## fir_filter
module fir_filter
#(
    parameter NUM_ELEMENTS = 7
)
(
    input clk,
    input rst,
    input [ 7 : 0 ] weight_data,
    input [ 2 : 0 ] weight_idx,
    input weight_valid,
    output weight_ready,
    input [ 7 : 0 ] input_data,
    input input_valid,
    output input_ready,
    output [ 15 : 0 ] output_data,
    input output_ready,
    output output_valid
);
Size in the first run: about 1900 cells after synthesis, about 110 flip-flops, ~43 I/O pins, roughly 19000 µm² of cells after synthesis.
clock: 7.86 ns
lec_check: 0
abc_area: 0
cap_margin: 20
cell_pad_in_sites_global_placement: 0
core_aspect_ratio: 1.22
core_margin: 2
core_utilization: 72
cts_cluster_diameter: 87
gpl_routability_driven: 1
gpl_timing_driven: 1
min_routing_layer: met1
place_density: 0.35
setup_slack_margin: -0.15
slew_margin: 20
tns_end_percent: 10
run.sh (not shown) runs the stock make flow with config.mk's settings and CLKGATE_MAP_FILE=.
The starting point finished but fails on negative setup slack.
Then changed:
==> flow/config.mk (replaced) <==
export PLATFORM = sky130hd
export DESIGN_NAME = fir_filter
export DESIGN_NICKNAME = fir_filter
export VERILOG_FILES = /design/flow/design.v
export SDC_FILE = /design/flow/constraint.sdc
export NUM_CORES = 4
export LEC_CHECK = 0
export CAP_MARGIN = 20
export CORE_MARGIN = 2
export CORE_UTILIZATION = 20
export SLEW_MARGIN = 20
==> flow/constraint.sdc (replaced) <==
create_clock -name core_clock -period 11.4 [get_ports {clk}]
set_input_delay 2.2800 -clock core_clock [delete_from_list [all_inputs] [get_ports {clk}]]
set_output_delay 2.2800 -clock core_clock [all_outputs]
set_load 0.01 [all_outputs]
With this change the flow went through all stages and came out clean.
Cell area went down by 2.6%.
Sequential power came out lower by about 30%.
Global-route usage went down by 28 points.
Combinational power went down by about 40%.
Then changed:
--- a/flow/config.mk
+++ b/flow/config.mk
@@ -6,6 +6,9 @@
 export NUM_CORES = 4
 export LEC_CHECK = 0
+export ABC_AREA = 1
 export CAP_MARGIN = 20
 export CORE_MARGIN = 2
-export CORE_UTILIZATION = 20
+export CORE_UTILIZATION = 72
+export CTS_CLUSTER_DIAMETER = 400
+export CTS_CLUSTER_SIZE = 98
 export SLEW_MARGIN = 20
==> flow/constraint.sdc (replaced) <==
create_clock -name core_clock -period 8.78 [get_ports {clk}]
set_input_delay 1.7560 -clock core_clock [delete_from_list [all_inputs] [get_ports {clk}]]
set_output_delay 1.7560 -clock core_clock [all_outputs]
set_load 0.01 [all_outputs]
Now the flow completed and failed the layout checks on negative setup slack. Wire length goes up by about a fifth. Worst setup slack got worse by 0.85 ns. Non-clock buffer count goes up by 209. Final cell count goes down by a little under a tenth.

========
the reference run:
fir_filter again, from the RTL that the note above started with.
Settings: LEC_CHECK=0, CAP_MARGIN=20, CORE_MARGIN=2, CORE_UTILIZATION=72, CTS_CLUSTER_DIAMETER=40, HOLD_SLACK_MARGIN=-0.09, MAX_ROUTING_LAYER=met4, PLACE_DENSITY=0.35, SETUP_SLACK_MARGIN=-0.49, SLEW_MARGIN=20, TNS_END_PERCENT=40; clock period 8.1 ns.
In the reference run the implementation completed, yet the final layout does not meet the checks, the culprit being negative setup slack.
Modified inputs, the trial run compared to the reference run
diff --git a/flow/config.mk b/flow/config.mk
--- a/flow/config.mk
+++ b/flow/config.mk
@@ -8 +8,2 @@
-export CAP_MARGIN = 20
+export ABC_AREA = 1
+export CAP_MARGIN = 30
@@ -11,3 +12 @@
-export CTS_CLUSTER_DIAMETER = 40
-export HOLD_SLACK_MARGIN = -0.09
-export MAX_ROUTING_LAYER = met4
+export CTS_CLUSTER_DIAMETER = 31
@@ -15 +13,0 @@
-export SETUP_SLACK_MARGIN = -0.49
@@ -17 +14,0 @@
-export TNS_END_PERCENT = 40
==> flow/constraint.sdc <==
create_clock -name core_clock -period 7.58 [get_ports {clk}]
set_input_delay 1.5160 -clock core_clock [delete_from_list [all_inputs] [get_ports {clk}]]
set_output_delay 1.5160 -clock core_clock [all_outputs]
set_load 0.01 [all_outputs]
==> results <==
The trial run ended with more combinational power share than the reference run. The trial run ends up with a required time of the worst setup path that is 0.42 ns lower than in the reference run. Min worst hold path stage count across the trial run and the reference run: the reference run. The reference run: flow complete, layout not clean; failing: negative setup slack. The trial run finished every stage; the final checks, however, were not passed, the failures being negative setup slack. The trial run vs the reference run — number of buffers other than clock buffers in the final layout climbed by more than 10%. [compare] base=the reference run new=the trial run: least setup slack across all paths after layout higher, summed instance area of the synthesized netlist higher.

========
fir_filter again, from the RTL that the note above started with.
==> flow/config.mk <==
export PLATFORM = sky130hd
export DESIGN_NAME = fir_filter
export DESIGN_NICKNAME = fir_filter
export VERILOG_FILES = /design/flow/design.v
export SDC_FILE = /design/flow/constraint.sdc
export NUM_CORES = 4
export LEC_CHECK = 0
export ABC_AREA = 1
export CAP_MARGIN = 20
export CORE_MARGIN = 2
export CORE_UTILIZATION = 70
export CTS_CLUSTER_DIAMETER = 197
export CTS_CLUSTER_SIZE = 74
export HOLD_SLACK_MARGIN = -0.08
export PLACE_DENSITY_LB_ADDON = 0.18
export SETUP_SLACK_MARGIN = 2.03
export SLEW_MARGIN = 20
export TNS_END_PERCENT = 5
==> flow/constraint.sdc <==
create_clock -name core_clock -period 8.29 [get_ports {clk}]
set_input_delay 1.6580 -clock core_clock [delete_from_list [all_inputs] [get_ports {clk}]]
set_output_delay 1.6580 -clock core_clock [all_outputs]
set_load 0.01 [all_outputs]
The starting point reached the layout checks and failed them: setup timing.
Change:
==> flow/config.mk (replaced) <==
export PLATFORM = sky130hd
export DESIGN_NAME = fir_filter
export DESIGN_NICKNAME = fir_filter
export VERILOG_FILES = /design/flow/design.v
export SDC_FILE = /design/flow/constraint.sdc
export NUM_CORES = 4
export LEC_CHECK = 0
export CAP_MARGIN = 20
export CORE_MARGIN = 2
export CORE_UTILIZATION = 40
export SLEW_MARGIN = 20
==> flow/constraint.sdc (replaced) <==
create_clock -name core_clock -period 11.4 [get_ports {clk}]
set_input_delay 2.2800 -clock core_clock [delete_from_list [all_inputs] [get_ports {clk}]]
set_output_delay 2.2800 -clock core_clock [all_outputs]
set_load 0.01 [all_outputs]
With this change the flow produced a clean layout.
Cell count is lower by 15%.
Global-route usage is lower by 16 points.
Routed wire length is lower by 12%.
Design area is lower by 11%.
Setup slack improves by 1.1 ns.
Combinational power is lower by 56%.
Synthesized cell count is lower by 23%.
Non-clock buffer count is lower by 218.
Clock skew hardly moves.
Total power is lower by 48%.
Count of clock-buffer cells in the layout is higher by 1.
Change:
--- a/flow/config.mk
+++ b/flow/config.mk
@@ -9,3 +9,5 @@
 export CORE_MARGIN = 2
 export CORE_UTILIZATION = 40
+export HOLD_SLACK_MARGIN = 0.03
+export SETUP_SLACK_MARGIN = 3.51
 export SLEW_MARGIN = 20
==> flow/constraint.sdc (replaced) <==
create_clock -name core_clock -period 13.0 [get_ports {clk}]
set_input_delay 2.6000 -clock core_clock [delete_from_list [all_inputs] [get_ports {clk}]]
set_output_delay 2.6000 -clock core_clock [all_outputs]
set_load 0.01 [all_outputs]
Result:
- The changed run completed with no timing, DRC or antenna violations
- cell count rises by 3.0%
- area after synthesis is unchanged
- design area rises by 4.5%

========
Starting RTL as in the previous note.
clock: 13.0 ns
lec_check: 0
abc_area: 1
cap_margin: 20
core_aspect_ratio: 0.78
core_margin: 2
core_utilization: 40
cts_cluster_diameter: 274
cts_cluster_size: 26
slew_margin: 20
Next try:
Settings changed: ABC_AREA 1 to unset, CORE_ASPECT_RATIO 0.78 to 0.5, CTS_CLUSTER_DIAMETER 274 to 393, CTS_CLUSTER_SIZE 26 to 100, TNS_END_PERCENT set to 5.
The changed run finished clean.
Die size decreases by about 5.4%.
Routed wire length decreases by about 3.3%.
Synthesized area decreases by about 5.7%.
Combinational power decreases by about 10%.
Final cell count decreases by 16%.
Total power decreases by about 8%.
Hold slack hardly moves.
Worst setup slack is worse by 0.039 ns.
Utilization increases by 1.6 points.
Next try:
Settings changed: CORE_ASPECT_RATIO 0.5 to 0.56, CTS_CLUSTER_DIAMETER 393 to unset, CTS_CLUSTER_SIZE 100 to unset, GPL_TIMING_DRIVEN set to 0, SETUP_SLACK_MARGIN set to 3.51, TNS_END_PERCENT 5 to unset.
Result: The changed run completed without violations; cell area rises by 5.6%; critical path depth shrinks by 1; wire length increases by 9.4%; clock skew stays flat.
Next try:
Settings changed: CORE_ASPECT_RATIO 0.56 to 1.06, CTS_CLUSTER_DIAMETER set to 393, CTS_CLUSTER_SIZE set to 20, GPL_TIMING_DRIVEN 0 to unset, SETUP_SLACK_MARGIN 3.51 to unset, TNS_END_PERCENT set to 5.
Final area goes down by 5.4%.
Routed wire length goes down by 11%.
Non-clock buffer count goes down by 111.
Critical path depth goes up by 3.
Total power goes down by 16%.

========
fir_filter again, from the RTL that the note above started with.
==> flow/design.v (excerpt) <==
module fir_filter
#(
    parameter NUM_ELEMENTS = 7
)
(
    input clk,
    input rst,
    input [ 7 : 0 ] weight_data,
    input [ 2 : 0 ] weight_idx,
    input weight_valid,
    output weight_ready,
    input [ 7 : 0 ] input_data,
    input input_valid,
    output input_ready,
    output [ 15 : 0 ] output_data,
    input output_ready,
    output output_valid
);
Settings: LEC_CHECK=0, CAP_MARGIN=20, CELL_PAD_IN_SITES_GLOBAL_PLACEMENT=2, CORE_ASPECT_RATIO=1.41, CORE_MARGIN=2, CORE_UTILIZATION=43, CTS_CLUSTER_DIAMETER=152, GPL_ROUTABILITY_DRIVEN=0, HOLD_SLACK_MARGIN=-0.01, MAX_ROUTING_LAYER=met4, MIN_ROUTING_LAYER=met2, SETUP_SLACK_MARGIN=1.75, SLEW_MARGIN=0, TNS_END_PERCENT=40; clock period 6.55 ns.
The baseline finished with setup timing left.
Rerun with:
CORE_ASPECT_RATIO = not set   (was 1.41)
CORE_UTILIZATION = 40   (was 43)
CTS_CLUSTER_DIAMETER = not set   (was 152)
GPL_ROUTABILITY_DRIVEN = not set   (was 0)
MIN_ROUTING_LAYER = not set   (was met2)
SLEW_MARGIN = 20   (was 0)
Outcome: The new run finished with setup timing left; setup slack degrades by 0.047 ns; total power shrinks by about 2.2%; global-route usage shrinks by 15 points; routed wire length shrinks by about 2.4%; sequential power shrinks by about 0.7%; maximum frequency shrinks by about 0.54%.

========
fir_filter again, from the RTL that the note above started with.
clock: 6.32 ns
lec_check: 0
abc_area: 1
cap_margin: 0
core_aspect_ratio: 0.75
core_margin: 2
core_utilization: 72
cts_cluster_diameter: 398
cts_cluster_size: 13
hold_slack_margin: -0.04
place_density: 0.38
setup_slack_margin: 1.35
slew_margin: 20
tns_end_percent: 10
The baseline ran to the end with violations: setup timing.
Then changed:
Settings changed: ABC_AREA 1 to not set, CAP_MARGIN 0 to 20, CORE_ASPECT_RATIO 0.75 to not set, CORE_UTILIZATION 72 to 64, CTS_CLUSTER_DIAMETER 398 to not set, CTS_CLUSTER_SIZE 13 to not set, HOLD_SLACK_MARGIN -0.04 to not set, PLACE_DENSITY 0.38 to not set, SETUP_SLACK_MARGIN 1.35 to not set, TNS_END_PERCENT 10 to 5.
Clock period 6.32 ns to 9.99 ns, I/O delays scaled along.
Outcome:
- This time the run passed the timing, design-rule and antenna checks
- utilization went down by 13 points
- die area went up by 5.9%
- area after synthesis went down by 5.7%
- global-route usage went down by 6.0 points
Then changed:
Settings changed: CORE_UTILIZATION 64 to 68, CTS_CLUSTER_DIAMETER set to 221, SETUP_SLACK_MARGIN set to 0.26.
Clock period 9.99 ns to 9.93 ns, I/O delays scaled along.
Result:
- The new run finished clean
- worst setup slack got worse by 0.094 ns
- power increases by 1.1%
- count of clock-buffer cells in the layout goes down by 1
- first-iteration DRC count grows by about 8%
- clock skew fell by 0.0079 ns
- wire length fell by about 0.7%
- core utilization went up by 4.6 points
Then changed:
Settings changed: ABC_AREA set to 1, CORE_UTILIZATION 68 to 72, CTS_CLUSTER_DIAMETER 221 to not set, SETUP_SLACK_MARGIN 0.26 to not set, TNS_END_PERCENT 5 to not set.
Clock period 9.93 ns to 11.5 ns, I/O delays scaled along.
After rerunning: Hold slack hardly moves; final area climbs by about 1.7%; setup slack is better by 0.67 ns; clock skew rises by 0.0055 ns; total power drops by about 10%; register-to-register slack is better by 1.3 ns; via count went up by 13%; core utilization increases by 1.0 points.
Then changed:
Settings changed: CTS_CLUSTER_DIAMETER set to 29, CTS_CLUSTER_SIZE set to 34, PLACE_DENSITY set to 0.35, SETUP_SLACK_MARGIN set to 0.94.
Clock period 11.5 ns to 7.74 ns, I/O delays scaled along.
=>
- The changed run completed, yet does not pass: setup timing
- die size stays the same
- power rises by well over a third
- global-route usage rises by 5.2 points
- sequential share of layout area drops by 1.5 points
- final cell count increases by roughly a tenth
- design area increases by roughly a tenth
- wire length is higher by about a fifth
- worst setup slack is worse by 1.9 ns
- hold slack degrades by 0.060 ns
- core utilization rose by 10 points

========
job 812:
The RTL this note starts from:
==> flow/design.v <==
`timescale 1ns / 1ps
module fir_filter
#(
    parameter NUM_ELEMENTS = 7
)
(
    input clk,
    input rst,
    input [ 7 : 0 ] weight_data,
    input [ 2 : 0 ] weight_idx,
    input weight_valid,
    output weight_ready,
    input [ 7 : 0 ] input_data,
    input input_valid,
    output input_ready,
    output [ 15 : 0 ] output_data,
    input output_ready,
    output output_valid
);
    assign weight_ready = 1;
    assign input_ready = 1;
    assign output_valid = 1;
    reg [7:0] weights [NUM_ELEMENTS-1:0];
    reg [7:0] values [NUM_ELEMENTS-1:0];
    integer i;
    always@(posedge clk)begin
        if (rst)begin
            for (i = 0; i< NUM_ELEMENTS; i = i+1)
                weights[i] = 0;
        end else if (weight_valid)
            weights[weight_idx] = weight_data;
        for (i = NUM_ELEMENTS-1; i> 0; i=i-1)begin
            values[i] <= rst?0:values[i-1];
        end
        values[0] <= rst?0:input_data;
    end
    wire [15:0] intermediate_sums [NUM_ELEMENTS-1:0];
    assign output_data = intermediate_sums[NUM_ELEMENTS-1];  
    generate
        genvar j;
        for (j = 0; j<NUM_ELEMENTS; j=j+1)begin:summation
            assign intermediate_sums[j] = (j?intermediate_sums[j-1]:0) + values[j]*weights[j];
        end
    endgenerate
endmodule
Settings: LEC_CHECK=0, ABC_AREA=1, CAP_MARGIN=5, CELL_PAD_IN_SITES_GLOBAL_PLACEMENT=1, CORE_ASPECT_RATIO=0.69, CORE_MARGIN=7, CORE_UTILIZATION=39, CTS_CLUSTER_DIAMETER=50, CTS_CLUSTER_SIZE=77, GPL_ROUTABILITY_DRIVEN=0, GPL_TIMING_DRIVEN=1, MAX_ROUTING_LAYER=met4, MIN_ROUTING_LAYER=met2, PLACE_DENSITY_LB_ADDON=0.13, SETUP_SLACK_MARGIN=-1.32, SLEW_MARGIN=20, TNS_END_PERCENT=10; clock period 20.3 ns.
Here is what was changed in the inputs of job 6668 compared with job 812.
# job 812
export LEC_CHECK = 0
export ABC_AREA = 1
export CAP_MARGIN = 5
export CELL_PAD_IN_SITES_GLOBAL_PLACEMENT = 1
export CORE_ASPECT_RATIO = 0.69
export CORE_MARGIN = 7
export CORE_UTILIZATION = 39
export CTS_CLUSTER_DIAMETER = 50
export CTS_CLUSTER_SIZE = 77
export GPL_ROUTABILITY_DRIVEN = 0
export GPL_TIMING_DRIVEN = 1
export MAX_ROUTING_LAYER = met4
export MIN_ROUTING_LAYER = met2
export PLACE_DENSITY_LB_ADDON = 0.13
export SETUP_SLACK_MARGIN = -1.32
export SLEW_MARGIN = 20
export TNS_END_PERCENT = 10
create_clock -name core_clock -period 20.3 [get_ports {clk}]
# job 6668
export LEC_CHECK = 0
export CAP_MARGIN = 20
export CORE_MARGIN = 2
export CORE_UTILIZATION = 59
export SETUP_SLACK_MARGIN = 2.29
export SLEW_MARGIN = 20
create_clock -name core_clock -period 7.94 [get_ports {clk}]
### Flow results
- Status job 6668: flow complete, layout not clean - setup timing
- Area of the multi-input gates: higher on job 6668
- Measured against each other, job 812 and job 6668 differ in post-synthesis share of cell area spent on and, or, nand and nor gates, the lower figure coming from job 812.
- Relative to job 812, the first-pass GRT wire length of job 6668 is lower by about 12%.
- [compare] base=job 812 new=job 6668: critical path depth went down; post-CTS repair timing setup buffer count went up; area figure in the yosys stat output went down; post-route worst setup slack went down; die area went down.
- Job 812 → job 6668: mean number of vias per cell now sits lower, cell count now sits lower.
### job 6668 -> job 2794
# job 6668
export LEC_CHECK = 0
export CAP_MARGIN = 20
export CORE_MARGIN = 2
export CORE_UTILIZATION = 59
export SETUP_SLACK_MARGIN = 2.29
export SLEW_MARGIN = 20
create_clock -name core_clock -period 7.94 [get_ports {clk}]
# job 2794
export LEC_CHECK = 0
export CAP_MARGIN = 20
export CORE_MARGIN = 2
export CORE_UTILIZATION = 72
export CTS_CLUSTER_DIAMETER = 29
export CTS_CLUSTER_SIZE = 34
export PLACE_DENSITY = 0.7
export SETUP_SLACK_MARGIN = 0.94
export SLEW_MARGIN = 20
create_clock -name core_clock -period 7.94 [get_ports {clk}]
==> results <==
- Job 2794: all stages done; final checks FAILED (setup timing).
- Number of clock-tree buffers in the layout ended up 2 lower on job 2794 than on job 6668.
- The run showing the smaller combinational cell fraction of total power is job 6668.
- Summed standard-cell area reported by yosys delta (job 6668 -> job 2794): insignificant
- Compared with job 6668, job 2794 shows wire length reported by the detailed router higher by about 3%.
- Comparing job 2794 and job 6668, fmax is higher on job 6668.
- The higher summed area of non-filler cells in the final layout came out of job 6668.
- Job 2794 vs. job 6668: met1 global-route usage increased by 5.1 points relative to the old numbers, switching power share of the total saw an increase.
#### Input delta (job 4901 over job 2794)
# job 2794
export LEC_CHECK = 0
export CAP_MARGIN = 20
export CORE_MARGIN = 2
export CORE_UTILIZATION = 72
export CTS_CLUSTER_DIAMETER = 29
export CTS_CLUSTER_SIZE = 34
export PLACE_DENSITY = 0.7
export SETUP_SLACK_MARGIN = 0.94
export SLEW_MARGIN = 20
create_clock -name core_clock -period 7.94 [get_ports {clk}]
# job 4901
export LEC_CHECK = 0
export CAP_MARGIN = 20
export CORE_MARGIN = 2
export CORE_UTILIZATION = 71
export CTS_CLUSTER_DIAMETER = 221
export SLEW_MARGIN = 20
create_clock -name core_clock -period 10.5 [get_ports {clk}]
## What came out
The sole clean run among job 4901 and job 2794 is job 4901. Job 2794 finished every stage; the final checks, however, were not passed, the failures being setup timing. Going from job 2794 to job 4901, the floorplan row count was found to have gone up by 1. Higher core utilization was reported by job 2794, not job 4901. In the tables for job 4901 and job 2794, layout overhead on the synthesized area reads lower with job 4901. Die area | job 4901 > job 2794. Total wire length (job 4901 vs. job 2794) decreases by a little under 10%. Job 4901 reports a lower sum of internal, switching and leakage power than job 2794 does.
Power is estimated from default activity; no workload was simulated.
